--- design/flow/design.v ---
module ALU(
  input         clock,
                reset,
                io_flush_valid,
                io_FU_input_valid,
  input  [6:0]  io_FU_input_bits_decoded_instruction_PRD,
  input         io_FU_input_bits_decoded_instruction_RD_valid,
  input  [20:0] io_FU_input_bits_decoded_instruction_IMM,
  input  [2:0]  io_FU_input_bits_decoded_instruction_FUNCT3,
  input  [1:0]  io_FU_input_bits_decoded_instruction_packet_index,
  input  [5:0]  io_FU_input_bits_decoded_instruction_ROB_index,
  input  [3:0]  io_FU_input_bits_decoded_instruction_MOB_index,
  input  [4:0]  io_FU_input_bits_decoded_instruction_instructionType,
  input         io_FU_input_bits_decoded_instruction_needs_ALU,
                io_FU_input_bits_decoded_instruction_needs_branch_unit,
                io_FU_input_bits_decoded_instruction_SUBTRACT,
                io_FU_input_bits_decoded_instruction_MULTIPLY,
                io_FU_input_bits_decoded_instruction_FENCE,
                io_FU_input_bits_decoded_instruction_IS_IMM,
  input  [31:0] io_FU_input_bits_RS1_data,
                io_FU_input_bits_RS2_data,
                io_FU_input_bits_fetch_PC,
  output        io_FU_output_valid,
  output [6:0]  io_FU_output_bits_PRD,
  output [31:0] io_FU_output_bits_RD_data,
  output        io_FU_output_bits_RD_valid,
  output [31:0] io_FU_output_bits_fetch_PC,
  output [3:0]  io_FU_output_bits_MOB_index,
  output [5:0]  io_FU_output_bits_ROB_index,
  output [1:0]  io_FU_output_bits_fetch_packet_index
);
  wire [31:0] RS1_signed = io_FU_input_bits_RS1_data;
  wire [31:0] RS1_unsigned = io_FU_input_bits_RS1_data;
  wire [31:0] instruction_PC =
    io_FU_input_bits_fetch_PC
    + {28'h0, io_FU_input_bits_decoded_instruction_packet_index, 2'h0};
  reg  [31:0] arithmetic_result;
  wire [31:0] IMM_signed =
    {{19{io_FU_input_bits_decoded_instruction_IMM[12]}},
     io_FU_input_bits_decoded_instruction_IMM[12:0]};
  wire [31:0] operand2_unsigned =
    io_FU_input_bits_decoded_instruction_IS_IMM ? IMM_signed : io_FU_input_bits_RS2_data;
  wire [4:0]  shamt = operand2_unsigned[4:0];
  wire        _REMU_T = io_FU_input_bits_decoded_instruction_instructionType == 5'hC;
  wire        _SLTU_T_1 = io_FU_input_bits_decoded_instruction_instructionType == 5'h4;
  wire        _BEQ_T = io_FU_input_bits_decoded_instruction_FUNCT3 == 3'h0;
  wire        ADD =
    (_REMU_T | _SLTU_T_1) & _BEQ_T & ~io_FU_input_bits_decoded_instruction_MULTIPLY
    & ~io_FU_input_bits_decoded_instruction_SUBTRACT;
  wire        SUB =
    (_REMU_T | _SLTU_T_1) & _BEQ_T & ~io_FU_input_bits_decoded_instruction_MULTIPLY
    & io_FU_input_bits_decoded_instruction_SUBTRACT;
  wire        SLL =
    (_REMU_T | _SLTU_T_1) & io_FU_input_bits_decoded_instruction_FUNCT3 == 3'h1
    & ~io_FU_input_bits_decoded_instruction_MULTIPLY;
  wire        _BGE_T = io_FU_input_bits_decoded_instruction_FUNCT3 == 3'h5;
  wire        SRL =
    (_REMU_T | _SLTU_T_1) & _BGE_T & ~io_FU_input_bits_decoded_instruction_MULTIPLY
    & ~io_FU_input_bits_decoded_instruction_SUBTRACT;
  wire        SRA =
    (_REMU_T | _SLTU_T_1) & _BGE_T & ~io_FU_input_bits_decoded_instruction_MULTIPLY
    & io_FU_input_bits_decoded_instruction_SUBTRACT;
  wire        AUIPC =
    io_FU_input_bits_decoded_instruction_instructionType == 5'h5
    & ~io_FU_input_bits_decoded_instruction_MULTIPLY;
  wire        ALU_input_valid =
    io_FU_input_valid & io_FU_input_bits_decoded_instruction_needs_ALU;
  wire        branch_unit_input_valid =
    io_FU_input_valid & io_FU_input_bits_decoded_instruction_needs_branch_unit;
  wire        mult_unit_input_valid =
    io_FU_input_valid & io_FU_input_bits_decoded_instruction_MULTIPLY;
  reg         io_FU_output_valid_REG;
  wire [31:0] add_result = RS1_unsigned + operand2_unsigned;
  wire [31:0] sub_result = RS1_unsigned - operand2_unsigned;
  wire [31:0] _GEN = {27'h0, shamt};
  wire [31:0] sra_result = $signed($signed(RS1_signed) >>> _GEN);
  wire [62:0] _sll_result_T = {31'h0, RS1_unsigned} << shamt;
  reg  [31:0] io_FU_output_bits_fetch_PC_REG;
  reg  [1:0]  io_FU_output_bits_fetch_packet_index_REG;
  reg  [6:0]  io_FU_output_bits_PRD_REG;
  reg         io_FU_output_bits_RD_valid_REG;
  reg  [3:0]  io_FU_output_bits_MOB_index_REG;
  reg  [5:0]  io_FU_output_bits_ROB_index_REG;
  always @(posedge clock) begin
    if (reset)
      arithmetic_result <= 32'h0;
    else begin
      arithmetic_result <=
        ADD
          ? add_result
          : SUB
              ? sub_result
              : (_REMU_T | _SLTU_T_1)
                & io_FU_input_bits_decoded_instruction_FUNCT3 == 3'h4
                & ~io_FU_input_bits_decoded_instruction_MULTIPLY
                  ? RS1_unsigned ^ operand2_unsigned
                  : (_REMU_T | _SLTU_T_1)
                    & io_FU_input_bits_decoded_instruction_FUNCT3 == 3'h6
                    & ~io_FU_input_bits_decoded_instruction_MULTIPLY
                      ? RS1_unsigned | operand2_unsigned
                      : (_REMU_T | _SLTU_T_1)
                        & (&io_FU_input_bits_decoded_instruction_FUNCT3)
                        & ~io_FU_input_bits_decoded_instruction_MULTIPLY
                          ? RS1_unsigned & operand2_unsigned
                          : SLL
                              ? _sll_result_T[31:0]
                              : SRL
                                  ? RS1_unsigned >> _GEN
                                  : SRA
                                      ? sra_result
                                      : (_REMU_T | _SLTU_T_1)
                                        & io_FU_input_bits_decoded_instruction_FUNCT3 == 3'h2
                                        & ~io_FU_input_bits_decoded_instruction_MULTIPLY
                                          ? {31'h0,
                                             $signed(RS1_signed) < $signed(io_FU_input_bits_decoded_instruction_IS_IMM
                                                                             ? IMM_signed
                                                                             : io_FU_input_bits_RS2_data)}
                                          : (_REMU_T | _SLTU_T_1)
                                            & io_FU_input_bits_decoded_instruction_FUNCT3 == 3'h3
                                            & ~io_FU_input_bits_decoded_instruction_MULTIPLY
                                              ? {31'h0, RS1_unsigned < operand2_unsigned}
                                              : io_FU_input_bits_decoded_instruction_instructionType == 5'hD
                                                & ~io_FU_input_bits_decoded_instruction_MULTIPLY
                                                  ? {io_FU_input_bits_decoded_instruction_IMM[19:0],
                                                     12'h0}
                                                  : 32'h0;
    end
    io_FU_output_valid_REG <=
      ALU_input_valid & ~io_flush_valid | io_FU_input_bits_decoded_instruction_FENCE;
    io_FU_output_bits_fetch_PC_REG <= io_FU_input_bits_fetch_PC;
    io_FU_output_bits_fetch_packet_index_REG <=
      io_FU_input_bits_decoded_instruction_packet_index;
    io_FU_output_bits_PRD_REG <= io_FU_input_bits_decoded_instruction_PRD;
    io_FU_output_bits_RD_valid_REG <= io_FU_input_bits_decoded_instruction_RD_valid;
    io_FU_output_bits_MOB_index_REG <= io_FU_input_bits_decoded_instruction_MOB_index;
    io_FU_output_bits_ROB_index_REG <= io_FU_input_bits_decoded_instruction_ROB_index;
  end  
  assign io_FU_output_valid = io_FU_output_valid_REG & ~io_flush_valid;
  assign io_FU_output_bits_PRD = io_FU_output_bits_PRD_REG;
  assign io_FU_output_bits_RD_data = arithmetic_result;
  assign io_FU_output_bits_RD_valid = io_FU_output_bits_RD_valid_REG;
  assign io_FU_output_bits_fetch_PC = io_FU_output_bits_fetch_PC_REG;
  assign io_FU_output_bits_MOB_index = io_FU_output_bits_MOB_index_REG;
  assign io_FU_output_bits_ROB_index = io_FU_output_bits_ROB_index_REG;
  assign io_FU_output_bits_fetch_packet_index = io_FU_output_bits_fetch_packet_index_REG;
endmodule
--- design/flow/run.sh ---
#!/bin/bash
# the make line also repeats each setting of config.mk as NAME=value (left out here)
make -C /OpenROAD-flow-scripts/flow DESIGN_CONFIG=/design/flow/config.mk WORK_HOME=/design/flow/orfs CLKGATE_MAP_FILE= finish
--- design/flow/config.mk ---
export PLATFORM = sky130hd
export DESIGN_NAME = ALU
export DESIGN_NICKNAME = ALU
export VERILOG_FILES = /design/flow/design.v
export SDC_FILE = /design/flow/constraint.sdc
export NUM_CORES = 4
export LEC_CHECK = 0
export CAP_MARGIN = 20
export CORE_MARGIN = 2
export CORE_UTILIZATION = 65
export CTS_CLUSTER_DIAMETER = 218
export CTS_CLUSTER_SIZE = 84
export GPL_ROUTABILITY_DRIVEN = 0
export GPL_TIMING_DRIVEN = 1
export MIN_ROUTING_LAYER = met1
export PLACE_DENSITY_LB_ADDON = 0.01
export SETUP_SLACK_MARGIN = -0.07
export SLEW_MARGIN = 25
export TNS_END_PERCENT = 35
--- design/flow/constraint.sdc ---
create_clock -name core_clock -period 4.32 [get_ports {clock}]
set_input_delay 0.8640 -clock core_clock [delete_from_list [all_inputs] [get_ports {clock}]]
set_output_delay 0.8640 -clock core_clock [all_outputs]
set_load 0.01 [all_outputs]
==> results of run 1 <==
## repair_timing
item	4_1_cts
endpoints found under the setup margin	10
pin swaps	6
gates resized	34
setup buffers	6
## metal layers
layer / overflow / global-route usage, %
met3: 43 / 81.0
met2: 612 / 115
met1: 47 / 87.8
met5: 15 / 52.2
met4: 285 / 105
## through the flow
step	setup slack [ns]	std cells	cell area [um2]
floorplan	-0.110	1513	11200
global placement	-0.238	2137	15400
detailed placement	-0.685	2137	15400
CTS	-0.119	2159	16000
==> changes_impl.md, run 1 <==
### Physical design

- Status: did not finish
- Failed at: 5_1_grt
- Err: [ERROR GRT-0116] Global routing finished with congestion. Check the congestion regions in the DRC Viewer.
- Syn Inst Count: 1513
- Port Buffers: 237
- GRT overflow: 1002
- Rows: about 47
- GRT Util Overall: 95.3%
- Synth top cells by count: nand2_1 (171), nor2_1 (162), a21oi_1 (142)
- CTS Hold Bufs: 0
- Die width: 135 um
- Main logic family: AND-OR/OR-AND gates
- Area fraction in mux cells: 14.9%
- Post-synth top area share: 15.3%
- Die Area: 18200 um2
- Synthesis area per yosys: 11100 um2
- Syn_area_per_cell: 7.35 um2
- Synth Register Bits: 85
- Hpwl dp: 47300 um
- CTS Root Buffer Type: clkbuf_16
- TritonCTS Buffers: 9
- Sink Count: about 85
- Top cells by area: dfxtp_1 (15%), ha_1 (11%), mux4_2 (6.9%)
- Core box area: 16600 um2
- Simple-Gate Fraction of Synth Area: 19.0%
- IO Count: 240
- Adder-cell area share of the yosys netlist: between 10% and 20%
- Post-synth EDFFs: 0
- Area leader, netlist: dfxtp_1
- Post-synthesis async set-or-reset flop share: 0%
- Xor/xnor share: 1.97%
- Cell with the most instances after synthesis: nand2_1
- # H-tree levels: 3
- Post-synth top flop: dfxtp_1
- Post-Syn Nets: approximately 1800
- Yosys Warn Count: 1
- Seq/Total Area, Yosys: 15.3%
- Yosys Instances: 1513
- Number of distinct library cells after synthesis: roughly 80
- CTS Buffer Depth: 2
- AO/OA Area Share: 30.1%
- Syn Std Cell Area: roughly 11000 um2
- FP Core Util: 66.9%
- Die y size: 135 um
==> run 2: changes to the inputs <==
- CORE_ASPECT_RATIO: unset -> 0.5
- CORE_MARGIN: 2 -> 10
- CORE_UTILIZATION: 65 -> 48
- CTS_CLUSTER_DIAMETER: 218 -> 245
- CTS_CLUSTER_SIZE: 84 -> 98
- PLACE_DENSITY: unset -> 0.43
- PLACE_DENSITY_LB_ADDON: 0.01 -> unset
- SETUP_SLACK_MARGIN: -0.07 -> 1.24
- SLEW_MARGIN: 25 -> 15
- clock period: 4.32 -> 7.71 ns (I/O delays scaled with it)
==> changes_impl.md, run 2 <==
### Changed

- Die y size: roughly 130 um
- Main logic family: AND-OR/OR-AND gates
- Final Hold Fails: 0
- Syn Inst Count: 1513
- Tool warnings: 95
- Xor/xnor share: between 1.5 and 2%
- Synth-to-Final Area Change: 25.4%
- Status: timing/DRC/antenna clean
- Hpwl dp: 43300 um
- PD cells: 128 nW/um2
- DRC viols: 0
- Wirelength, routed: approximately 55000 um
- Worst Hold Margin: 1.64 ns
- Clock Power: 0.000399 W
- Period utilization: 82.8%
- Initial antenna violation count: 2
- Top cells by area: dfxtp_1 (15%), ha_1 (11%), mux4_2 (6.9%)
- Critical path class: input pin to flip-flop
- Required @ worst endpoint: 7.96 ns
- Tot Pwr: 0.00178 W
- Max Slew Vio Count: 0
- Max stage delay on crit path: around 0.86 ns
- AO/OA Area Share: between 30% and 40%
- Critical path startpoint category: input pin
- Post-Route Setup TNS: 0 ns
- Fmax achieved: approximately 160 MHz
- Pwr top: combinational cells
- Pin count of the biggest net entering global routing: 54
- Clock-pin transition on the worst setup and hold timing paths: about 0.070 ns
- Vias in the first global route: roughly 12000
- Top Family by Delay on Critical Path: simple AND/OR/NAND/NOR gates
- DR pass1 iterations: 10
- Unrepaired setup endpoints after global routing: true
- Power share of the sequential group: 25.9%
- Hold path cells: 1
- Post-synth top area share: 15.3%
- Number of distinct library cells after synthesis: 82
- Adder-cell area share of the yosys netlist: 11.3%
- Core box area: 22800 um2
- Cell with the most instances after synthesis: nand2_1
- Post-CTS Setup Bufs: 0
- Comb pwr: about 0.00092 W
- Die width: around 240 um
- ANT nets after route: 0
- Setup crit end kind: flip-flop
- # setup viols final: 0
- GRT overflow: 0
- Worst Hold End: io_FU_output_bits_ROB_index_REG[4]
- CTS tree: done
- Initial DRC count: 2501
- # H-tree levels: 3
- Combinational power share: around half
- Worst slack, placed: between 1 and 1.5 ns
- Vias per std cell: 6.86
- CP Launch Point: io_FU_input_bits_decoded_instruction_IS_IMM
- Core Util, Final: a little over 60%
- Post-synth top flop: dfxtp_1
- Highest-delay cell along the critical path: clkdlybuf4s50_1
- Hold Crit Class: input pin to flip-flop
- Rows: 39
- Worst path most repeated cell: a21oi_1
- Area leader, netlist: dfxtp_1
- Max-Cap Viols: 0
- Worst path cell trace: clkdlybuf4s50_1 -> and2_1 -> a21oi_1 -> ha_1 -> nand4_1 -> or4_1 -> a21oi_1 -> o221ai_1 -> a31oi_1 -> nor3b_1 -> o21ai_0 -> a41o_1 -> o31ai_1
- Top fanout value on the critical path: 20
- Syn_area_per_cell: 7.35 um2
- WP buf/inv: 1
- Final min period: 6.38 ns
- Worst Tran Pin Value: 1.13 ns
- Peak supply drop: 135 uV
- End point of the critical path: arithmetic_result[31]
- Post-synth EDFFs: 0
- Post-Syn Nets: about 1800
- Yosys Warn Count: 1
- First-pass GRT wire length: 79900 um
- Synth top cells by count: nand2_1 (171), nor2_1 (162), a21oi_1 (142)
- Int Pwr: 0.00104 W
- CTS Hold Bufs: 0
- Port Buffers: 237
- GRT Util Overall: 34.2%
- CP Depth: 13
- Switching share of total power: 41.9%
- TritonCTS Buffers: 9
- Simple-Gate Fraction of Synth Area: 19.0%
- Final worst slack: 1.33 ns
- Die Area: approximately 30000 um2
- Leakage: 5.79 nW
- IO Count: 240
- Clock share of power: 22.4%
- Relative slew slack: 24.4%
- Syn Std Cell Area: 11100 um2
- Critical Path AT: 6.64 ns
- Yosys Instances: 1513
- Post-synthesis async set-or-reset flop share: 0%
- CTS Root Buffer Type: clkbuf_16
- FP Core Util: 48.8%
- Seq/Total Area, Yosys: between 10% and 20%
- Switching power: around 0.00075 W
- # nets final: 1939
- Hold path start: io_FU_input_bits_decoded_instruction_ROB_index[4]
- Sink Count: ~85
- Via count: 13700
- Synth Register Bits: around 85
- Drt wl/cell: 27.5 um
- Seq pwr: 0.000462 W
- Antenna diodes: 0
- Synthesis area per yosys: 11100 um2
- CTS Buffer Depth: 2
- Area fraction in mux cells: between 10% and 20%
==> run 2: through the flow <==
| stage | cells | cell area (um2) |
|---|---|---|
| finish | 1997 | 14000 |
| detailed placement | 1981 | 13700 |
| global route | 1997 | 14000 |
| CTS | 1997 | 14000 |
| global placement | 1981 | 13700 |
| floorplan | 1513 | 11100 |
==> run 2: cell type report <==
type | count | area (um2)
clock buffer | 9 | 225
clock inverter | 7 | 51.3
fill | 2133 | 8830
inverter | 98 | 373
multi-input combinational | 1222 | 8610
sequential | 85 | 1700
tap | 307 | 384
timing repair buffer | 269 | 2610
==> run 2: what timing repair did <==
action | 4_1_cts | 5_1_grt
endpoints found under the setup margin | 0 | 3
hold endpoints to repair | 0 | 0
resized | 0 | 1
==> run 2: metal layers <==
layer	part of all wire (%)	global-route usage, %	wire (um)
met5	0.24	1.59	131
met4	3.4	9.82	1860
met1	39	44.1	21600
met3	19	19.7	10300
met2	38	46.7	21000
==> run 3: changes to the inputs <==
- CORE_ASPECT_RATIO: 0.5 -> unset
- CORE_MARGIN: 10 -> 2
- CORE_UTILIZATION: 48 -> 44
- CTS_CLUSTER_DIAMETER: 245 -> unset
- CTS_CLUSTER_SIZE: 98 -> 95
- GPL_ROUTABILITY_DRIVEN: 0 -> unset
- GPL_TIMING_DRIVEN: 1 -> unset
- MIN_ROUTING_LAYER: met1 -> unset
- PLACE_DENSITY: 0.43 -> unset
- SETUP_SLACK_MARGIN: 1.24 -> unset
- SLEW_MARGIN: 15 -> 20
- TNS_END_PERCENT: 35 -> unset
- clock period: 7.71 -> 4.14 ns (I/O delays scaled with it)
==> changes_impl.md, run 3 <==
### Changed

- Status: complete, but fails checks
- SO Faults: negative setup slack
- Hpwl dp: 48600 um
- Final worst slack: -0.0169 ns
- Synth Register Bits: 85
- Xor/xnor share: 1.97%
- Critical path class: input pin to flip-flop
- Synth-to-Final Area Change: 55.6%
- CP Depth: 14
- Seq pwr: 0.000861 W
- Post-Place Cells: 2389
- Synthesis area per yosys: 11100 um2
- Required @ worst endpoint: 4.39 ns
- Vias in the first global route: about 14000
- Worst path cell trace: clkdlybuf4s50_1 -> mux2i_1 -> ha_4 -> inv_1 -> a21oi_2 -> nand2_1 -> o211ai_1 -> nand3_1 -> a211oi_2 -> buf_4 -> nor2_1 -> o311ai_2 -> mux2i_1 -> o31ai_1
- Clock Power: 0.000847 W
- First-pass GRT wire length: 88300 um
- Initial DRC count: between 1500 and 2000
- Hold path cells: 1
- Area leader, netlist: dfxtp_1
- Top Family by Delay on Critical Path: AND-OR/OR-AND gates
- Period utilization: 100%
- Port Buffers: 237
- Non-filler cells, final: 2408
- Post-synth EDFFs: 0
- Seq/Total Area, Yosys: 15.3%
- Peak supply drop: between 150 and 200 uV
- Tool warnings: 92
- Comb pwr: 0.00230 W
- Core box area: about 25000 um2
- Worst Hold End: io_FU_output_bits_fetch_PC_REG[5]
- Wirelength, routed: 60800 um
- Drt wl/cell: between 20 and 30 um
- Critical path startpoint category: input pin
- PD cells: ~230 nW/um2
- DR pass1 iterations: 8
- Worst path most repeated cell: mux2i_1
- Synth top cells by count: nand2_1 (171), nor2_1 (162), a21oi_1 (142)
- Switching power: 0.00164 W
- Post-Syn Nets: around 1800
- Antenna diodes: 0
- Met3 WL: 7040 um
- DRC viols: 0
- Gp weighted congestion: 1.07
- Leakage: 7.78 nW
- GRT overflow: 0
- WP buf/inv: 3
- Number of distinct library cells after synthesis: 82
- Setup crit end kind: flip-flop
- Post-synth top flop: dfxtp_1
- Max layer used: met4
- Syn Inst Count: roughly 1500
- Worst slack, placed: -0.668 ns
- Fmax achieved: 241 MHz
- Final Hold Fails: 0
- ANT nets after route: 0
- # setup viols final: 1
- Main logic family: AND-OR/OR-AND gates
- Pin count of the biggest net entering global routing: 51
- # H-tree levels: 3
- Syn Std Cell Area: between 10000 and 15000 um2
- Top fanout value on the critical path: 8
- Cell with the most instances after synthesis: nand2_1
- # nets final: 2327
- Post-Route Setup TNS: -0.0169 ns
- Rows: ~58
- Clock share of power: 21.1%
- Relative slew slack: about 43%
- Highest-delay cell along the critical path: clkdlybuf4s50_1
- Syn_area_per_cell: about 7.4 um2
- CTS tree: done
- Hold path start: io_FU_input_bits_fetch_PC[5]
- Met1 Wirelength: approximately 23000 um
- Max-Cap Viols: 0
- Area fraction in mux cells: about 15%
- IO Count: 240
- Int Pwr: 0.00237 W
- AO/OA Area Share: a little under a third
- CTS Buffer Depth: 2
- Hold Crit Class: input pin to flip-flop
- CTS Root Buffer Type: clkbuf_16
- Vias per std cell: 6.30
- Adder-cell area share of the yosys netlist: 11.3%
- DP Area: 16700 um2
- TritonCTS Buffers: 9
- Simple-Gate Fraction of Synth Area: roughly a fifth
- Clock-pin transition on the worst setup and hold timing paths: 0.08 ns
- Critical Path AT: 4.41 ns
- Final min period: a little over 4 ns
- Max Slew Vio Count: 0
- Max stage delay on crit path: 0.59 ns
- Die Area: 26600 um2
- Met2 routed WL: around 26000 um
- Post-synthesis async set-or-reset flop share: 0%
- Yosys Instances: 1513
- CTS Hold Bufs: 0
- Worst Tran Pin Value: approximately 0.83 ns
- Yosys Warn Count: 1
- Die y size: around 160 um
- FP Core Util: 44.4%
- Combinational power share: 57.4%
- End point of the critical path: arithmetic_result[31]
- GRT Util Overall: 44.5%
- CP Launch Point: io_FU_input_bits_decoded_instruction_IMM[10]
- Die width: 163 um
- Pwr top: combinational cells
- Power share of the sequential group: 21.5%
- Post-route design area: 17300 um2
- Post-synth top area share: between 10% and 20%
- Initial antenna violation count: 0
- Switching share of total power: between 40% and 50%
- Sink Count: 85
- Via count: 15200
- Top cells by area: dfxtp_1 (15%), ha_1 (11%), mux4_2 (6.9%)
==> run 3: final cells by class <==
cell class                 instances  area, um2
clock buffer                       9        225
clock inverter                     7       73.8
fill                            2121       7720
inverter                          98        373
multi-input combinational       1222       8900
sequential                        85       1700
tap                              330        413
timing repair buffer             657       5630
==> run 3: layer usage <==
layer,GRT usage [%],up-vias
met2,69.0,1172
met1,56.0,6986
li1,-,6702
met4,29.2,0
met5,0,-
met3,9.29,300
==> run 3: what timing repair did <==
item	in CTS	in global routing
setup endpoints to repair	10	14
pin swaps	4	7
cloned	1	0
setup buffers	1	1
resized	29	29
==> run 3: per-stage QoR <==
step / utilization, % / total power [W] / hold WS, ns
after floorplan: - / 0.00193 / 0.856
after global placement: 66.8 / 0.00301 / 1.28
after detailed placement: 66.8 / 0.00303 / 1.28
after CTS: 68.6 / 0.00391 / 0.893
after global routing: 69.2 / 0.00416 / 0.890
final: 69.2 / 0.00401 / 0.893
==> run 4: changes to the inputs <==
- ABC_AREA: unset -> 1
- CORE_UTILIZATION: 44 -> 71
- CTS_CLUSTER_DIAMETER: unset -> 242
- CTS_CLUSTER_SIZE: 95 -> 39
- GPL_ROUTABILITY_DRIVEN: unset -> 0
- GPL_TIMING_DRIVEN: unset -> 1
- MIN_ROUTING_LAYER: unset -> met1
- PLACE_DENSITY_LB_ADDON: unset -> 0.01
- SETUP_SLACK_MARGIN: unset -> -0.07
- SLEW_MARGIN: 20 -> 15
- TNS_END_PERCENT: unset -> 35
- clock period: 4.14 -> 9.86 ns (I/O delays scaled with it)
==> changes_impl.md, run 4 <==
### Physical design

- Seq/Total Area, Yosys: 14.1%
- Failed at: 3_3_place_gp
- Adder-cell area share of the yosys netlist: 10.4%
- Die width: 134 um
- Rows: 47
- Post-Syn Nets: 2436
- Main logic family: simple AND/OR/NAND/NOR gates
- Yosys Instances: 2182
- Syn Std Cell Area: around 12000 um2
- Post-synthesis async set-or-reset flop share: 0%
- AO/OA Area Share: 15.2%
- Number of distinct library cells after synthesis: 48
- Top cells by area: nand2_1 (18%), nand3_1 (16%), dfxtp_1 (14%)
- Post-synth EDFFs: 0
- Err: [ERROR FLW-0024] Place density exceeds 1.0 (current PLACE_DENSITY_LB_ADDON =  0.01). Please check if the value of  PLACE_DENSITY_LB_ADDON is between 0 and 0.99.
- Area leader, netlist: nand2_1
- Synth Register Bits: 85
- Area fraction in mux cells: 0%
- Post-synth top area share: 18.2%
- Status: did not finish
- Synth top cells by count: nand2_1 (586), nand3_1 (386), inv_1 (256)
- Post-synth top flop: dfxtp_1
- Syn_area_per_cell: 5.53 um2
- Syn Inst Count: 2182
- Yosys Warn Count: 1
- Synthesis area per yosys: about 12000 um2
- IO Count: 240
- Core box area: between 15000 and 20000 um2
- Cell with the most instances after synthesis: nand2_1
- FP Core Util: around 73%
- Xor/xnor share: about 1.3%
- Simple-Gate Fraction of Synth Area: between 40% and 50%
- Die y size: 134 um
- Die Area: 18100 um2
==> run 5: changes to the inputs <==
- ABC_AREA: 1 -> unset
- CAP_MARGIN: 20 -> 0
- CELL_PAD_IN_SITES_GLOBAL_PLACEMENT: unset -> 2
- CORE_UTILIZATION: 71 -> 39
- CTS_CLUSTER_DIAMETER: 242 -> 103
- CTS_CLUSTER_SIZE: 39 -> 57
- GPL_TIMING_DRIVEN: 1 -> 0
- HOLD_SLACK_MARGIN: unset -> 0.19
- MIN_ROUTING_LAYER: met1 -> met2
- PLACE_DENSITY_LB_ADDON: 0.01 -> unset
- SETUP_SLACK_MARGIN: -0.07 -> unset
- SLEW_MARGIN: 15 -> 20
- TNS_END_PERCENT: 35 -> unset
- clock period: 9.86 -> 6.0 ns (I/O delays scaled with it)
==> changes_impl.md, run 5 <==
### Physical design

- Seq/Total Area, Yosys: around 15%
- Synth Register Bits: 85
- Hpwl dp: 49200 um
- Cell with the most instances after synthesis: nand2_1
- Syn Inst Count: 1513
- CTS Root Buffer Type: clkbuf_16
- Synthesis area per yosys: approximately 11000 um2
- CTS Buffer Depth: 2
- Synth top cells by count: nand2_1 (171), nor2_1 (162), a21oi_1 (142)
- Post-synth top area share: 15.3%
- Post-Syn Nets: between 1500 and 2000
- Post-synthesis async set-or-reset flop share: 0%
- Core box area: 27900 um2
- Rows: 61
- Yosys Warn Count: 1
- Xor/xnor share: 1.97%
- Top cells by area: dfxtp_1 (15%), ha_1 (11%), mux4_2 (6.9%)
- AO/OA Area Share: 30.1%
- Post-synth top flop: dfxtp_1
- Area leader, netlist: dfxtp_1
- Failed at: 5_1_grt
- Area fraction in mux cells: 14.9%
- FP Core Util: 39.8%
- GRT overflow: 17
- Status: did not finish
- Port Buffers: ~230
- Number of distinct library cells after synthesis: 82
- Syn Std Cell Area: 11100 um2
- Syn_area_per_cell: ~7.4 um2
- Yosys Instances: roughly 1500
- Die width: 173 um
- Err: [ERROR GRT-0116] Global routing finished with congestion. Check the congestion regions in the DRC Viewer.
- Worst slack, placed: -1.11 ns
- Main logic family: AND-OR/OR-AND gates
- GRT Util Overall: 71.8%
- TritonCTS Buffers: 9
- # H-tree levels: 3
- Post-synth EDFFs: 0
- Simple-Gate Fraction of Synth Area: 19.0%
- Die y size: between 150 and 200 um
- IO Count: 240
- DP Area: 14000 um2
- CTS Hold Bufs: 0
- Die Area: around 30000 um2
- Adder-cell area share of the yosys netlist: about 11%
- Sink Count: 85
[run 5: metal layers]
layer | GRT overflow | track usage, %
met1 | - | -
met3 | 12 | 83.1
met2 | 1 | 74.8
met4 | 0 | 50.8
met5 | 4 | 55.6
[run 5: what timing repair did]
action | in CTS
gates resized | 7
setup endpoints to repair | 12
cloned | 0
setup buffers | 1
[run 5: per-stage QoR]
| stage | hold WS (ns) | std cells | utilization (%) | TNS [ns] | total power [W] |
|---|---|---|---|---|---|
| 4_1_cts | 1.26 | 2138 | 51.1 | 0 | 0.00238 |
| 3_5_place_dp | 1.65 | 2125 | 50.0 | -10.42 | 0.00179 |
| 3_3_place_gp | 1.65 | 2124 | 49.9 | -10.59 | 0.00179 |
| 2_1_floorplan | 1.23 | 1513 | - | 0 | 0.00131 |
==> run 6: changes to the inputs <==
- CAP_MARGIN: 0 -> 20
- CELL_PAD_IN_SITES_GLOBAL_PLACEMENT: 2 -> unset
- CORE_UTILIZATION: 39 -> 55
- CTS_CLUSTER_DIAMETER: 103 -> 42
- CTS_CLUSTER_SIZE: 57 -> 89
- GPL_ROUTABILITY_DRIVEN: 0 -> unset
- GPL_TIMING_DRIVEN: 0 -> unset
- HOLD_SLACK_MARGIN: 0.19 -> unset
- MIN_ROUTING_LAYER: met2 -> unset
- TNS_END_PERCENT: unset -> 5
- clock period: 6.0 -> 3.34 ns (I/O delays scaled with it)
==> changes_impl.md, run 6 <==
### Physical design

- Status: did not finish
- Failed at: 5_1_grt
- Err: [ERROR GRT-0116] Global routing finished with congestion. Check the congestion regions in the DRC Viewer.
- TritonCTS Buffers: 9
- Die Area: 21400 um2
- Hpwl dp: between 40000 and 50000 um
- Seq/Total Area, Yosys: 15.3%
- CTS Root Buffer Type: clkbuf_16
- Top cells by area: dfxtp_1 (15%), ha_1 (11%), mux4_2 (6.9%)
- IO Count: between 200 and 250
- Post-synthesis async set-or-reset flop share: 0%
- Gp weighted congestion: 1.26
- FP Core Util: 55.5%
- Simple-Gate Fraction of Synth Area: 19.0%
- GRT overflow: 30
- Post-synth top area share: 15.3%
- CTS Hold Bufs: 0
- Yosys Warn Count: 1
- Synthesis area per yosys: around 11000 um2
- Post-synth EDFFs: 0
- Die y size: 146 um
- Number of distinct library cells after synthesis: 82
- Synth top cells by count: nand2_1 (171), nor2_1 (162), a21oi_1 (142)
- Yosys Instances: 1513
- Sink Count: 85
- Syn Inst Count: 1513
- Synth Register Bits: approximately 85
- Xor/xnor share: 1.97%
- Area fraction in mux cells: roughly 15%
- Port Buffers: 237
- Adder-cell area share of the yosys netlist: 11.3%
- Post-Syn Nets: 1767
- GRT Util Overall: 75.7%
- Core box area: about 20000 um2
- # H-tree levels: 3
- DP Area: 17200 um2
- AO/OA Area Share: 30.1%
- Rows: 52
- Main logic family: AND-OR/OR-AND gates
- Syn Std Cell Area: 11100 um2
- Post-synth top flop: dfxtp_1
- Cell with the most instances after synthesis: nand2_1
- Die width: around 150 um
- CTS Buffer Depth: 2
- Area leader, netlist: dfxtp_1
- Syn_area_per_cell: roughly 7.4 um2
## run 6: through the flow
| step | worst slack [ns] | instances |
|---|---|---|
| after global placement | -0.889 | 2392 |
| after detailed placement | -1.19 | 2392 |
| after CTS | -0.203 | 2420 |
| after floorplan | -0.542 | 1513 |
## run 6: timing repair
| item | in CTS |
|---|---|
| hold endpoints to repair | 0 |
| gates resized | 109 |
| setup buffers | 11 |
| pin swaps | 18 |
| endpoints found under the setup margin | 32 |
| cloned | 1 |
## run 6: routing by layer
metal / overflow / GRT usage, %
met5: 0 / 23.9
met4: 22 / 75.3
met2: 8 / 92.9
met1: 0 / 75.1
met3: 0 / 61.4
==> run 7: changes to the inputs <==
- CORE_UTILIZATION: 55 -> 10
- CTS_CLUSTER_DIAMETER: 42 -> unset
- CTS_CLUSTER_SIZE: 89 -> unset
- TNS_END_PERCENT: 5 -> unset
- clock period: 3.34 -> 7.29 ns (I/O delays scaled with it)
==> changes_impl.md, run 7 <==
### Changed

- Area fraction in mux cells: roughly 15%
- Period utilization: 80.7%
- Fmax achieved: approximately 170 MHz
- End point of the critical path: arithmetic_result[0]
- Clock-pin transition on the worst setup and hold timing paths: 0.09 ns
- Final Hold Fails: 0
- CP Depth: 16
- Initial antenna violation count: 21
- Post-Route Setup TNS: 0 ns
- Synth Register Bits: 85
- Tool warnings: roughly 92
- Vias in the first global route: 12300
- GRT Util Overall: 11.4%
- Simple-Gate Fraction of Synth Area: 19.0%
- AO/OA Area Share: 30.1%
- Tot Pwr: 0.00204 W
- Initial DRC count: around 2000
- Synth-to-Final Area Change: 41.2%
- Final min period: 5.88 ns
- Met2 usage: 15.8%
- Worst Hold Margin: 1.51 ns
- Status: timing/DRC/antenna clean
- Max Slew Vio Count: 0
- Grt met1 use: approximately 16%
- DR pass1 iterations: 6
- Synthesis area per yosys: 11100 um2
- ANT nets after route: 0
- CP Launch Point: io_FU_input_bits_decoded_instruction_IS_IMM
- Syn Std Cell Area: roughly 11000 um2
- TritonCTS Buffers: 9
- Worst Hold End: io_FU_output_bits_fetch_PC_REG[30]
- Area leader, netlist: dfxtp_1
- Post-synth EDFFs: 0
- Switching power: 0.000864 W
- Setup crit end kind: flip-flop
- Port Buffers: around 240
- Worst slack, placed: ~1.2 ns
- Core box area: between 100000 and 150000 um2
- Post-Syn Nets: 1767
- WP buf/inv: 5
- Busiest metal layer after global routing: met1
- Pwr top: combinational cells
- Gp weighted congestion: 1.02
- Number of distinct library cells after synthesis: a little over 80
- Cell with the most instances after synthesis: nand2_1
- Comb pwr: around 0.0010 W
- Required @ worst endpoint: 7.53 ns
- Hold Crit Class: input pin to flip-flop
- Clock Power: around 0.00054 W
- Combinational power share: 49.8%
- Seq pwr: 0.000490 W
- Critical Path AT: 6.12 ns
- Post-synth top flop: dfxtp_1
- FP Core Util: 10.1%
- CTS Hold Bufs: 0
- Peak supply drop: a little under 100 uV
- Die width: 338 um
- CTS tree: done
- Yosys Warn Count: 1
- Critical path class: input pin to flip-flop
- Main logic family: AND-OR/OR-AND gates
- GRT overflow: 0
- Vias per std cell: 4.25
- Int Pwr: 0.00118 W
- Rows: 122
- Seq/Total Area, Yosys: 15.3%
- DRC viols: 0
- Adder-cell area share of the yosys netlist: a little under an eighth
- Post-synthesis async set-or-reset flop share: 0%
- # H-tree levels: 3
- Post-Place Cells: about 3200
- Worst path cell trace: clkdlybuf4s50_1 -> buf_4 -> inv_1 -> buf_4 -> a21oi_1 -> ha_1 -> inv_1 -> a21o_1 -> nor3_1 -> a221oi_1 -> nor2_1 -> a31oi_1 -> a21o_1 -> a211oi_1 -> o21ai_0 -> o21ai_1
- CTS Buffer Depth: 2
- Synth top cells by count: nand2_1 (171), nor2_1 (162), a21oi_1 (142)
- Xor/xnor share: 1.97%
- Yosys Instances: 1513
- Hpwl dp: 54700 um
- # nets final: 1968
- Top fanout value on the critical path: 20
- Unrepaired setup endpoints after global routing: false
- Syn_area_per_cell: around 7.4 um2
- IO Count: ~240
- First-pass GRT wire length: 93400 um
- CTS Root Buffer Type: clkbuf_16
- Wirelength, routed: roughly 68000 um
- Via count: 13600
- Max-Cap Viols: 0
- Drt wl/cell: 21.1 um
- Die Area: 114000 um2
- Top cells by area: dfxtp_1 (15%), ha_1 (11%), mux4_2 (6.9%)
- Sink Count: 85
- Clock share of power: 26.2%
- Die y size: 338 um
- Pin count of the biggest net entering global routing: roughly 54
- Worst Tran Pin Value: 0.984 ns
- Power share of the sequential group: 24.0%
- Syn Inst Count: 1513
- Final worst slack: 1.41 ns
- Max stage delay on crit path: 0.83 ns
- # setup viols final: 0
- Non-filler cells, final: 3208
- GRT met3 Usage: 4.00%
- Relative slew slack: 34.3%
- Hold path start: io_FU_input_bits_fetch_PC[30]
- Post_cts resized: 0
- Post-synth top area share: 15.3%
- Switching share of total power: 42.3%
- Highest-delay cell along the critical path: clkdlybuf4s50_1
- Leakage: 5.97 nW
- Critical path startpoint category: input pin
- Hold path cells: 1
- Top Family by Delay on Critical Path: AND-OR/OR-AND gates
- Post-CTS Setup Bufs: 0
- PD cells: 130 nW/um2
## run 7: final cells by class
| type | instances | area, um2 |
|---|---|---|
| sequential | 85 | 1700 |
| tap | 1488 | 1860 |
| multi-input combinational | 1222 | 8620 |
| antenna | 2 | 5.00 |
| clock inverter | 6 | 96.3 |
| fill | 12700 | 94800 |
| timing repair buffer | 298 | 2830 |
| inverter | 98 | 373 |
| clock buffer | 9 | 225 |
## run 7: through the flow
stage	instance area [um2]	utilization, %
6_report	15700	14.2
5_1_grt	15700	14.2
4_1_cts	15700	14.2
3_5_place_dp	15400	13.9
3_3_place_gp	15400	13.9
2_1_floorplan	11100	-
## run 7: routing by layer
layer  routed length [um]  vias to the layer above
li1                     -                     5985
met1                29000                     6500
met2                27200                      966
met3                 9480                      136
met4                 1740                       34
met5                  203                        -
==> run 8: changes to the inputs <==
- CORE_UTILIZATION: 10 -> 51
- CTS_CLUSTER_DIAMETER: unset -> 31
- CTS_CLUSTER_SIZE: unset -> 84
- GPL_ROUTABILITY_DRIVEN: unset -> 0
- GPL_TIMING_DRIVEN: unset -> 1
- MIN_ROUTING_LAYER: unset -> met1
- PLACE_DENSITY_LB_ADDON: unset -> 0.01
- SETUP_SLACK_MARGIN: unset -> -0.07
- SLEW_MARGIN: 20 -> 25
- TNS_END_PERCENT: unset -> 35
- clock period: 7.29 -> 3.74 ns (I/O delays scaled with it)
==> changes_impl.md, run 8 <==
### Changed

- TritonCTS Buffers: 9
- Grt met1 use: about 58%
- Peak supply drop: 200 uV
- Hold Crit Class: input pin to flip-flop
- Status: complete, but fails checks
- Pwr top: combinational cells
- Max Slew Vio Count: 0
- CTS Buffer Depth: 2
- Number of distinct library cells after synthesis: 82
- Die width: 152 um
- Clock share of power: 20.9%
- DP Area: approximately 17000 um2
- Post-synth top area share: 15.3%
- Hpwl dp: between 40000 and 50000 um
- Vias in the first global route: 15200
- Unrepaired setup endpoints after global routing: true
- Post-route design area: 17900 um2
- Pin count of the biggest net entering global routing: 43
- Synth Register Bits: 85
- Post-synth EDFFs: 0
- Final Hold Fails: 0
- Main logic family: AND-OR/OR-AND gates
- Clock Power: 0.000952 W
- GRT Util Overall: 49.8%
- Syn Std Cell Area: 11100 um2
- Core box area: around 22000 um2
- Combinational power share: 58.2%
- Post-synthesis async set-or-reset flop share: 0%
- Vias per std cell: 6.74
- Simple-Gate Fraction of Synth Area: 19.0%
- Highest-delay cell along the critical path: nor4_4
- Worst Hold End: io_FU_output_bits_fetch_PC_REG[23]
- Int Pwr: 0.00268 W
- Final worst slack: -0.0733 ns
- Syn Inst Count: approximately 1500
- Critical path class: input pin to flip-flop
- Worst Hold Margin: about 0.82 ns
- Clock-pin transition on the worst setup and hold timing paths: 0.08 ns
- Post-synth top flop: dfxtp_1
- ANT nets after route: 0
- Yosys Instances: roughly 1500
- Switching power: 0.00188 W
- Seq pwr: 0.000953 W
- CP Launch Point: io_FU_input_bits_decoded_instruction_IS_IMM
- Post-Syn Nets: 1767
- Core Util, Final: between 80% and 90%
- Setup crit end kind: flip-flop
- Rows: 54
- Wirelength, routed: a little under 60000 um
- Drt wl/cell: ~25 um
- First-pass GRT wire length: 86300 um
- Final min period: between 3 and 4 ns
- PD cells: 255 nW/um2
- Synth-to-Final Area Change: 60.5%
- Seq/Total Area, Yosys: between 10% and 20%
- Via count: 16200
- Fmax achieved: between 200 and 300 MHz
- Port Buffers: about 240
- # setup viols final: 7
- AO/OA Area Share: between 30 and 40%
- Synthesis area per yosys: ~11000 um2
- Yosys Warn Count: 1
- CTS tree: done
- DRC viols: 0
- FP Core Util: ~51%
- Busiest metal layer after global routing: met2
- DR pass1 iterations: 10
- Comb pwr: 0.00265 W
- Tool warnings: 94
- Adder-cell area share of the yosys netlist: 11.3%
- Relative slew slack: 47.8%
- Initial DRC count: ~3300
- Syn_area_per_cell: 7.35 um2
- Period utilization: 102%
- Antenna diodes: 0
- Area fraction in mux cells: 14.9%
- Post-Route Setup TNS: -0.361 ns
- Critical Path AT: 4.06 ns
- CTS Hold Bufs: 0
- Hold path cells: 1
- CP Depth: 17
- Max-Cap Viols: 0
- Power share of the sequential group: between 20% and 30%
- Required @ worst endpoint: 3.99 ns
- Area leader, netlist: dfxtp_1
- Top fanout value on the critical path: 6
- Worst path most repeated cell: buf_4
- Worst Tran Pin Value: 0.780 ns
- GRT met3 Usage: between 15 and 20%
- IO Count: 240
- Hold path start: io_FU_input_bits_fetch_PC[23]
- Max stage delay on crit path: 0.41 ns
- Top Family by Delay on Critical Path: AND-OR/OR-AND gates
- Post-Place Cells: 2381
- CTS Root Buffer Type: clkbuf_16
- Cell with the most instances after synthesis: nand2_1
- Die y size: 152 um
- Top cells by area: dfxtp_1 (15%), ha_1 (11%), mux4_2 (6.9%)
- Leakage: around 8.0 nW
- # H-tree levels: 3
- GRT overflow: 0
- Die Area: 23000 um2
- Xor/xnor share: 1.97%
- WP buf/inv: 5
- Sink Count: 85
- Met2 usage: 73.8%
- Critical path startpoint category: input pin
- Switching share of total power: 41.3%
- Non-filler cells, final: 2406
- Initial antenna violation count: 1
- Worst path cell trace: buf_2 -> buf_12 -> buf_4 -> mux2i_4 -> buf_4 -> ha_2 -> nor2b_2 -> nor4_4 -> a21oi_4 -> o211ai_1 -> buf_4 -> nand3_1 -> a211oi_2 -> nor2_2 -> o311ai_2 -> mux2i_1 -> o31ai_1
- Synth top cells by count: nand2_1 (171), nor2_1 (162), a21oi_1 (142)
- SO Faults: negative setup slack
- End point of the critical path: arithmetic_result[31]
- # nets final: 2375
[run 8: cell type report]
| cell class | count | area, um2 |
|---|---|---|
| Clock buffer | 9 | 225 |
| Multi-Input combinational cell | 1222 | 9100 |
| Inverter | 98 | 375 |
| Timing Repair Buffer | 705 | 6030 |
| Clock inverter | 7 | 73.8 |
| Tap cell | 280 | 350 |
| Fill cell | 1438 | 3760 |
| Sequential cell | 85 | 1700 |
[run 8: through the flow]
step | total power (W) | setup slack, ns
detailed placement | 0.00339 | -0.760
floorplan | 0.00217 | -0.201
finish | 0.00456 | -0.0733
global placement | 0.00333 | -0.758
CTS | 0.00437 | -0.0654
global route | 0.00470 | -0.161
[run 8: layer usage]
| metal | vias up | wire, um | share of wire [%] |
|---|---|---|---|
| met4 | 2 | 6770 | 11 |
| li1 | 6796 | - | - |
| met2 | 1700 | 24200 | 41 |
| met3 | 543 | 9230 | 15 |
| met1 | 7167 | 19400 | 32 |
| met5 | - | 12 | 0.020 |
[run 8: what timing repair did]
action / CTS / global route
setup endpoints to repair: 22 / 25
gates resized: 29 / 47
pin swaps: 4 / 10
gates cloned: 1 / 0
buffers inserted: 3 / 5
==> run 9: changes to the inputs <==
- ABC_AREA: unset -> 0
- CAP_MARGIN: 20 -> 35
- CORE_ASPECT_RATIO: unset -> 0.81
- CORE_MARGIN: 2 -> 4
- CORE_UTILIZATION: 51 -> 43
- CTS_CLUSTER_DIAMETER: 31 -> 342
- CTS_CLUSTER_SIZE: 84 -> 34
- GPL_ROUTABILITY_DRIVEN: 0 -> unset
- HOLD_SLACK_MARGIN: unset -> 0.19
- PLACE_DENSITY: unset -> 0.9
- PLACE_DENSITY_LB_ADDON: 0.01 -> unset
- SETUP_SLACK_MARGIN: -0.07 -> 1.22
- SLEW_MARGIN: 25 -> 0
- TNS_END_PERCENT: 35 -> unset
- clock period: 3.74 -> 4.17 ns (I/O delays scaled with it)
==> changes_impl.md, run 9 <==
### Physical design

- Synth Register Bits: 85
- GRT overflow: ~43
- Yosys Instances: 1513
- Yosys Warn Count: 1
- Syn Inst Count: approximately 1500
- GRT Util Overall: a little over three fifths
- Status: did not finish
- Synth top cells by count: nand2_1 (171), nor2_1 (162), a21oi_1 (142)
- # H-tree levels: 3
- Seq/Total Area, Yosys: 15.3%
- Post-synthesis async set-or-reset flop share: 0%
- Syn Std Cell Area: 11100 um2
- Failed at: 5_1_grt
- Sink Count: 85
- Top cells by area: dfxtp_1 (15%), ha_1 (11%), mux4_2 (6.9%)
- Post-synth top area share: 15.3%
- FP Core Util: 44.1%
- Synthesis area per yosys: 11100 um2
- CTS Root Buffer Type: clkbuf_16
- Die Area: approximately 29000 um2
- Gp weighted congestion: 1.36
- Adder-cell area share of the yosys netlist: a little under an eighth
- Post-synth top flop: dfxtp_1
- CTS Buffer Depth: 2
- Area leader, netlist: dfxtp_1
- Area fraction in mux cells: 14.9%
- Simple-Gate Fraction of Synth Area: between 10% and 20%
- Port Buffers: 237
- TritonCTS Buffers: 9
- Err: [ERROR GRT-0232] Routing congestion too high. Check the congestion heatmap in the GUI.
- Post-Place Cells: ~2300
- Syn_area_per_cell: 7.35 um2
- Cell with the most instances after synthesis: nand2_1
- Number of distinct library cells after synthesis: roughly 82
- IO Count: approximately 240
- Hpwl dp: 45200 um
- Core box area: 25200 um2
- Post-Syn Nets: 1767
- Xor/xnor share: 1.97%
- Die width: 187 um
- Die y size: 153 um
- AO/OA Area Share: approximately 30%
- Rows: 52
- Main logic family: AND-OR/OR-AND gates
- Post-synth EDFFs: 0
## run 9: stage by stage
step	utilization [%]	setup WS, ns	area, um2
global placement	65.3	-0.489	16500
floorplan	-	0.150	11700
detailed placement	65.3	-0.620	16500
CTS	73.6	0.386	18600
## run 9: timing repair
item / 4_1_cts
pin swaps: 97
cloned: 10
resized: 272
setup endpoints to repair: 32
setup buffers: 55
hold endpoints to repair: 0
hold buffers: 0
## run 9: per-layer routing
layer  global-route usage, %  GRT overflow
met5                    33.4             0
met1                    62.8             0
met4                    57.9            17
met3                    55.6             1
met2                    74.9            25
==> run 10: changes to the inputs <==
- ABC_AREA: 0 -> unset
- CAP_MARGIN: 35 -> 20
- CORE_ASPECT_RATIO: 0.81 -> unset
- CORE_MARGIN: 4 -> 2
- CORE_UTILIZATION: 43 -> 57
- CTS_CLUSTER_DIAMETER: 342 -> unset
- CTS_CLUSTER_SIZE: 34 -> 64
- GPL_TIMING_DRIVEN: 1 -> unset
- HOLD_SLACK_MARGIN: 0.19 -> unset
- MIN_ROUTING_LAYER: met1 -> unset
- PLACE_DENSITY: 0.9 -> unset
- SETUP_SLACK_MARGIN: 1.22 -> 1.14
- SLEW_MARGIN: 0 -> 20
- TNS_END_PERCENT: unset -> 5
- clock period: 4.17 -> 4.14 ns (I/O delays scaled with it)
==> changes_impl.md, run 10 <==
### Physical design

- Syn_area_per_cell: 7.35 um2
- Die y size: approximately 140 um
- Die width: 144 um
- CTS Root Buffer Type: clkbuf_16
- Main logic family: AND-OR/OR-AND gates
- TritonCTS Buffers: 9
- Cell with the most instances after synthesis: nand2_1
- # H-tree levels: 3
- Syn Std Cell Area: 11100 um2
- Adder-cell area share of the yosys netlist: 11.3%
- Synth Register Bits: 85
- GRT Util Overall: 84.7%
- CTS Buffer Depth: 2
- Area leader, netlist: dfxtp_1
- Syn Inst Count: about 1500
- Post-synthesis async set-or-reset flop share: 0%
- Port Buffers: 237
- Top cells by area: dfxtp_1 (15%), ha_1 (11%), mux4_2 (6.9%)
- Sink Count: ~85
- Yosys Instances: 1513
- Err: [ERROR GRT-0232] Routing congestion too high. Check the congestion heatmap in the GUI.
- IO Count: around 240
- AO/OA Area Share: a little under a third
- Post-synth top flop: dfxtp_1
- Die Area: 20700 um2
- Synth top cells by count: nand2_1 (171), nor2_1 (162), a21oi_1 (142)
- Status: did not finish
- Failed at: 5_1_grt
- Post-synth top area share: 15.3%
- Post-Syn Nets: 1767
- GRT overflow: 220
- Yosys Warn Count: 1
- Rows: between 50 and 60
- Xor/xnor share: 1.97%
- CTS Hold Bufs: 0
- Number of distinct library cells after synthesis: 82
- Post-synth EDFFs: 0
- Simple-Gate Fraction of Synth Area: 19.0%
- FP Core Util: 57.5%
- Synthesis area per yosys: 11100 um2
- Area fraction in mux cells: ~15%
- Gp weighted congestion: 1.27
- Hpwl dp: roughly 43000 um
- Seq/Total Area, Yosys: 15.3%
- Core box area: between 15000 and 20000 um2
-- run 10: per-stage QoR --
step | utilization [%] | power (W) | instance area [um2] | cells | setup slack [ns]
4_1_cts | 89.0 | 0.00394 | 17200 | 2307 | 0.482
3_5_place_dp | 84.0 | 0.00293 | 16200 | 2266 | -0.617
3_3_place_gp | 84.0 | 0.00288 | 16200 | 2266 | -0.593
2_1_floorplan | - | 0.00195 | 11400 | 1513 | 0.0985
-- run 10: what timing repair did --
| item | CTS |
|---|---|
| endpoints found under the setup margin | 32 |
| gates resized | 108 |
| buffers inserted | 25 |
| pin swaps | 36 |
| endpoints found under the hold margin | 0 |
-- run 10: layer usage --
metal	track usage, %	GRT overflow
met2	97.0	99
met1	82.9	11
met4	87.0	81
met3	72.9	19
met5	60.4	10
==> run 11: changes to the inputs <==
- CORE_UTILIZATION: 57 -> 51
- CTS_CLUSTER_DIAMETER: unset -> 395
- CTS_CLUSTER_SIZE: 64 -> 52
- SETUP_SLACK_MARGIN: 1.14 -> 1.07
- TNS_END_PERCENT: 5 -> unset
- clock period: 4.14 -> 3.96 ns (I/O delays scaled with it)
==> changes_impl.md, run 11 <==
### Physical design

- Failed at: 5_1_grt
- Sink Count: ~85
- Area leader, netlist: dfxtp_1
- Top cells by area: dfxtp_1 (15%), ha_1 (11%), mux4_2 (6.9%)
- Syn Std Cell Area: 11100 um2
- Syn_area_per_cell: about 7.4 um2
- CTS Root Buffer Type: clkbuf_16
- # H-tree levels: 3
- Hpwl dp: 47300 um
- CTS Hold Bufs: 0
- Main logic family: AND-OR/OR-AND gates
- Synth top cells by count: nand2_1 (171), nor2_1 (162), a21oi_1 (142)
- Area fraction in mux cells: 14.9%
- Yosys Warn Count: 1
- Die y size: approximately 150 um
- Post-synth EDFFs: 0
- Number of distinct library cells after synthesis: 82
- FP Core Util: 51.5%
- Xor/xnor share: roughly 2%
- Rows: 54
- Synth Register Bits: roughly 85
- Gp weighted congestion: 1.18
- Post-synth top flop: dfxtp_1
- Port Buffers: 237
- CTS Buffer Depth: 2
- IO Count: about 240
- Post-synthesis async set-or-reset flop share: 0%
- Post-synth top area share: between 10% and 20%
- Die Area: 23000 um2
- Cell with the most instances after synthesis: nand2_1
- Err: [ERROR GRT-0232] Routing congestion too high. Check the congestion heatmap in the GUI.
- AO/OA Area Share: 30.1%
- TritonCTS Buffers: 9
- Worst slack, placed: -0.528 ns
- Die width: 152 um
- Post-Syn Nets: 1767
- Synthesis area per yosys: 11100 um2
- Status: did not finish
- GRT Util Overall: 84.4%
- Adder-cell area share of the yosys netlist: a little under an eighth
- Post-Place Cells: 2338
- Syn Inst Count: 1513
- GRT overflow: 190
- Simple-Gate Fraction of Synth Area: a little under a fifth
- Core box area: between 20000 and 25000 um2
- Yosys Instances: 1513
- Seq/Total Area, Yosys: 15.3%
## run 11: what timing repair did
action	CTS
cloned	3
pin swaps	100
endpoints found under the setup margin	32
buffers inserted	47
resized	234
## run 11: routing by layer
layer,GRT usage [%],GRT overflow
met4,86.8,78
met3,74.1,6
met5,52.0,1
met2,97.5,97
met1,81.6,8
## run 11: per-stage QoR
step                hold slack [ns]  TNS (ns)  instance area (um2)  power [W]
floorplan                     0.820   -0.0710                11700    0.00209
global placement               1.24     -7.48                16900    0.00316
detailed placement             1.24     -9.80                16900    0.00322
CTS                           0.856         0                18600    0.00440
==> run 12: changes to the inputs <==
- ABC_AREA: unset -> 1
- CORE_ASPECT_RATIO: unset -> 1.72
- CORE_UTILIZATION: 51 -> 40
- CTS_CLUSTER_DIAMETER: 395 -> 382
- CTS_CLUSTER_SIZE: 52 -> 98
- SETUP_SLACK_MARGIN: 1.07 -> -0.6
- TNS_END_PERCENT: unset -> 10
- clock period: 3.96 -> 6.0 ns (I/O delays scaled with it)
==> changes_impl.md, run 12 <==
### Changed

- Status: timing/DRC/antenna clean
- Switching power: 0.00108 W
- Max-Cap Viols: 0
- Vias in the first global route: 15500
- Required @ worst endpoint: 6.20 ns
- DR pass1 iterations: 6
- PD cells: about 160 nW/um2
- Period utilization: 85.9%
- Port Buffers: 237
- First-pass GRT wire length: 92800 um
- Die width: ~140 um
- Area leader, netlist: nand2_1
- # setup viols final: 0
- Post-Syn Nets: about 2400
- Critical path startpoint category: input pin
- Initial antenna violation count: 1
- Seq pwr: between 0.0005 and 0.0006 W
- Combinational power share: between 50 and 60%
- Syn_area_per_cell: around 5.5 um2
- Tool warnings: 92
- Simple-Gate Fraction of Synth Area: 46.8%
- Post-Route Setup TNS: 0 ns
- Switching share of total power: 44.6%
- Wirelength, routed: 65100 um
- Comb pwr: 0.00124 W
- Busiest metal layer after global routing: met2
- Post-synth top area share: between 15 and 20%
- CP Depth: 18
- Die Area: 31600 um2
- Syn Inst Count: around 2200
- # H-tree levels: 3
- Top cells by area: nand2_1 (18%), nand3_1 (16%), dfxtp_1 (14%)
- GRT Util Overall: 40.0%
- Max Slew Vio Count: 0
- Sink Count: 85
- Pin count of the biggest net entering global routing: between 70 and 80
- Clock share of power: 24.6%
- Met2 usage: 71.3%
- Power share of the sequential group: 24.3%
- Hold path start: io_FU_input_bits_fetch_PC[18]
- Initial DRC count: 1468
- Max stage delay on crit path: 0.73 ns
- Top fanout value on the critical path: 13
- Synth Register Bits: ~85
- Die y size: 232 um
- Number of distinct library cells after synthesis: 48
- Syn Std Cell Area: 12100 um2
- Worst path most repeated cell: nand2_1
- Post_cts resized: 0
- Adder-cell area share of the yosys netlist: around 10%
- CTS Buffer Depth: 2
- TritonCTS Buffers: 9
- Core box area: slightly below 30000 um2
- GRT met3 Usage: 4.26%
- Unrepaired setup endpoints after global routing: false
- Relative slew slack: 25.1%
- WP buf/inv: 4
- Synth top cells by count: nand2_1 (586), nand3_1 (386), inv_1 (256)
- ANT nets after route: 0
- Pwr top: combinational cells
- Synthesis area per yosys: 12100 um2
- Yosys Instances: 2182
- Fmax achieved: 194 MHz
- CTS Root Buffer Type: clkbuf_16
- Post-synth top flop: dfxtp_1
- Int Pwr: 0.00134 W
- Worst Tran Pin Value: 1.12 ns
- Drt wl/cell: 23.7 um
- AO/OA Area Share: roughly 15%
- Hold path cells: 1
- GRT overflow: 0
- Synth-to-Final Area Change: 24.5%
- Main logic family: simple AND/OR/NAND/NOR gates
- Final min period: 5.16 ns
- Via count: roughly 16000
- # nets final: 2616
- Top Family by Delay on Critical Path: simple AND/OR/NAND/NOR gates
- Post-synth EDFFs: 0
- Area fraction in mux cells: 0%
- Worst Hold End: io_FU_output_bits_fetch_PC_REG[18]
- Final Hold Fails: 0
- IO Count: 240
- Peak supply drop: roughly 310 uV
- Setup crit end kind: flip-flop
- Gp weighted congestion: 1.07
- Rows: 83
- FP Core Util: 40.5%
- Tot Pwr: 0.00242 W
- DRC viols: 0
- CTS Hold Bufs: 0
- Grt met1 use: around two fifths
- Yosys Warn Count: 1
- Clock Power: 0.000597 W
- Highest-delay cell along the critical path: clkdlybuf4s50_1
- Clock-pin transition on the worst setup and hold timing paths: ~0.07 ns
- Worst Hold Margin: 1.28 ns
- Vias per std cell: around 5.9
- Post-CTS Setup Bufs: 0
- Leakage: 7.31 nW
- Seq/Total Area, Yosys: 14.1%
- Critical Path AT: 5.36 ns
- CP Launch Point: io_FU_input_bits_decoded_instruction_IS_IMM
- Hpwl dp: 53400 um
- End point of the critical path: arithmetic_result[30]
- Cell with the most instances after synthesis: nand2_1
- Post-synthesis async set-or-reset flop share: 0%
- Xor/xnor share: 1.31%
- Hold Crit Class: input pin to flip-flop
- Critical path class: input pin to flip-flop
- Core Util, Final: between 50% and 60%
- Worst path cell trace: clkdlybuf4s50_1 -> nand2_1 -> inv_1 -> buf_4 -> a21oi_1 -> ha_1 -> inv_1 -> nand2_1 -> nor2_1 -> nand3_1 -> o21ai_1 -> nand4_1 -> nand3_1 -> nand2_1 -> nand2_1 -> nand4_1 -> nor2_1 -> nor2_1
- CTS tree: done
run 12: final cells by class:
type / instances / area, um2
Multi-Input combinational cell: 1732 / 8910
Inverter: 263 / 987
Timing Repair Buffer: 271 / 2640
Antenna cell: 1 / 2.50
Fill cell: 3247 / 14800
Clock buffer: 11 / 253
Sequential cell: 85 / 1700
Clock inverter: 5 / 65.1
Tap cell: 382 / 478
run 12: layer usage:
layer / vias to the layer above / share of wire [%]
li1: 7535 / -
met3: 260 / 6.7
met5: - / 0
met2: 926 / 49
met4: 0 / 11
met1: 7490 / 33
run 12: stage by stage:
step	worst slack, ns	area [um2]	instances
final	0.844	15000	2750
after global routing	0.499	15000	2750
after CTS	0.942	15000	2749
after detailed placement	0.592	14700	2733
after global placement	0.641	14700	2733
after floorplan	2.26	12100	2182
Power figures rest on the tool's default switching activity, not on a simulated workload.
